## rv32i_core
module rv32i_core #(parameter XLEN=32, REG_COUNT=32)(
  input wire clk,
  input wire rst,
  input wire [31:0] instr,
  input wire [31:0] mem_rdata,
  output reg signed [31:0] pc,
  output wire [31:0] mem_addr,
  output wire [31:0] mem_wdata,
  output wire mem_we
);
export LEC_CHECK = 0
export CAP_MARGIN = 20
export CORE_MARGIN = 2
export CORE_UTILIZATION = 66
export CTS_CLUSTER_SIZE = 40
export SLEW_MARGIN = 20
create_clock -name core_clock -period 5.18 [get_ports {clk}]
run.sh (not shown) runs the stock make flow with config.mk's settings and CLKGATE_MAP_FILE=.
The starting point never finished: it broke off in global routing (GRT-0116).
Change:
--- a/flow/config.mk
+++ b/flow/config.mk
@@ -9,4 +9,3 @@
 export CORE_MARGIN = 2
-export CORE_UTILIZATION = 66
-export CTS_CLUSTER_SIZE = 40
+export CORE_UTILIZATION = 58
 export SLEW_MARGIN = 20
==> flow/constraint.sdc (replaced) <==
create_clock -name core_clock -period 6.19 [get_ports {clk}]
set_input_delay 1.2380 -clock core_clock [delete_from_list [all_inputs] [get_ports {clk}]]
set_output_delay 1.2380 -clock core_clock [all_outputs]
set_load 0.01 [all_outputs]
What happened: With this change the flow produced a layout that fails on negative setup slack. Synthesized cell count is unchanged. Synthesized area does not change. Die size went up by 14%.
Change:
--- a/flow/config.mk
+++ b/flow/config.mk
@@ -8,4 +8,8 @@
 export CAP_MARGIN = 20
+export CELL_PAD_IN_SITES_DETAIL_PLACEMENT = 0
 export CORE_MARGIN = 2
-export CORE_UTILIZATION = 58
+export CORE_UTILIZATION = 66
+export MIN_ROUTING_LAYER = met1
+export SETUP_SLACK_MARGIN = -0.4
 export SLEW_MARGIN = 20
+export TNS_END_PERCENT = 85
==> flow/constraint.sdc (replaced) <==
create_clock -name core_clock -period 5.24 [get_ports {clk}]
set_input_delay 1.0480 -clock core_clock [delete_from_list [all_inputs] [get_ports {clk}]]
set_output_delay 1.0480 -clock core_clock [all_outputs]
set_load 0.01 [all_outputs]
Effect: Now the flow stopped in global routing on GRT-0116. Die size went down by 12%. Synthesized area does not change. Synthesized cell count does not change.
Change:
--- a/flow/config.mk
+++ b/flow/config.mk
@@ -10,3 +10,3 @@
 export CORE_MARGIN = 2
-export CORE_UTILIZATION = 66
+export CORE_UTILIZATION = 58
 export MIN_ROUTING_LAYER = met1
@@ -14,2 +14,2 @@
 export SLEW_MARGIN = 20
-export TNS_END_PERCENT = 85
+export TNS_END_PERCENT = 5
What happened:
- The changed run completed and failed the layout checks on negative setup slack
- area after synthesis is unchanged
- die area rose by roughly a tenth
- synthesized cell count does not change

* * *

## oak
rv32i_core again, from the RTL that the note above started with.
make LEC_CHECK=0 CAP_MARGIN=20 CORE_MARGIN=2 CORE_UTILIZATION=52 PLACE_DENSITY=0.42 SLEW_MARGIN=20 finish   # period 5.64 ns
No crash in oak: every stage finished, but the layout fails its final checks due to negative setup slack.
[inputs] pine vs oak
Settings: PLACE_DENSITY: 0.42 -> unset; the clock period (ns, I/O delays scaled along): 5.64 -> 8.68.
pine was carried through to the last stage, and its layout satisfied the timing, DRC and antenna checks.
Relative to oak, sequential share of cell area has gone up in pine.
Looking only at via count, and setting everything else aside, the lower value of pine and oak goes to pine.
For worst hold slack, pine and oak come out practically identical.
pine reports a lower post-CTS repair timing setup buffer count than oak does.
pine against oak; total power is down by more than a quarter.
## Diff of input files: birch against pine
Settings: CELL_PAD_IN_SITES_DETAIL_PLACEMENT: unset -> 0; TNS_END_PERCENT: unset -> 85; SETUP_SLACK_MARGIN: unset -> -0.4; MIN_ROUTING_LAYER: unset -> met1; CORE_UTILIZATION: 52 -> 70; the clock period (ns, I/O delays scaled along): 8.68 -> 5.99.
Results
- Summary: with pine as the reference, row count in birch moved down by more than 10%.
- Of pine and birch, pine shows the lower global placer's final weighted congestion, with birch above it.
- Die outline height, pine and birch, lower one = birch.
- On birch: cell area after placement is 2300 um2 higher than what pine gave.
- Diff birch..pine | post-synthesis sequential area ratio | negligible
- birch is listed as incomplete: the tool reported an error in 5_1_grt and the run ended there.
- On adder and majority cell fraction of the synthesized area, pine and birch are basically level.
- From pine to birch, multiplexer area fraction after synthesis did not move at all.
- [compare] base=pine new=birch: count of cells resized by post-cts repair higher, worst setup slack after placement lower.
- Against pine, total die area in birch came out better.
- For the HPWL after detailed placement, birch came in 3.8% higher than pine did.
Here is what was changed in the inputs of maple compared with birch.
Settings: a deleted TNS_END_PERCENT that had been 85; a change of CORE_UTILIZATION from 70 to 45; a deleted SETUP_SLACK_MARGIN that had been -0.4; a deleted MIN_ROUTING_LAYER that had been met1; a deleted CELL_PAD_IN_SITES_DETAIL_PLACEMENT that had been 0; a change of the clock period (ns, I/O delays scaled along) from 5.99 to 9.0.
- birch and maple: one clean run, maple; the rest did not finish clean.
- birch: it failed during 5_1_grt, and the tool reported GRT-0232.
- ~same I/O pin total in birch and maple
- Delta (maple minus birch): post-CTS setup buffer count now sits lower; H-tree depth reported by CTS now sits higher; post-CTS resize count now sits lower.
- Going from birch to maple, the total instance count after detailed placement was found to have gone up by 410.
- Comparing birch against maple, there is no change at all in instance tally after logic synthesis.
- Per the comparison of maple with birch, die outline height up 24%; initial standard-cell utilization of the core went down 25 points; horizontal die dimension higher; area after detailed placement lost 3.0%.
Power figures rest on the tool's default switching activity, not on a simulated workload.
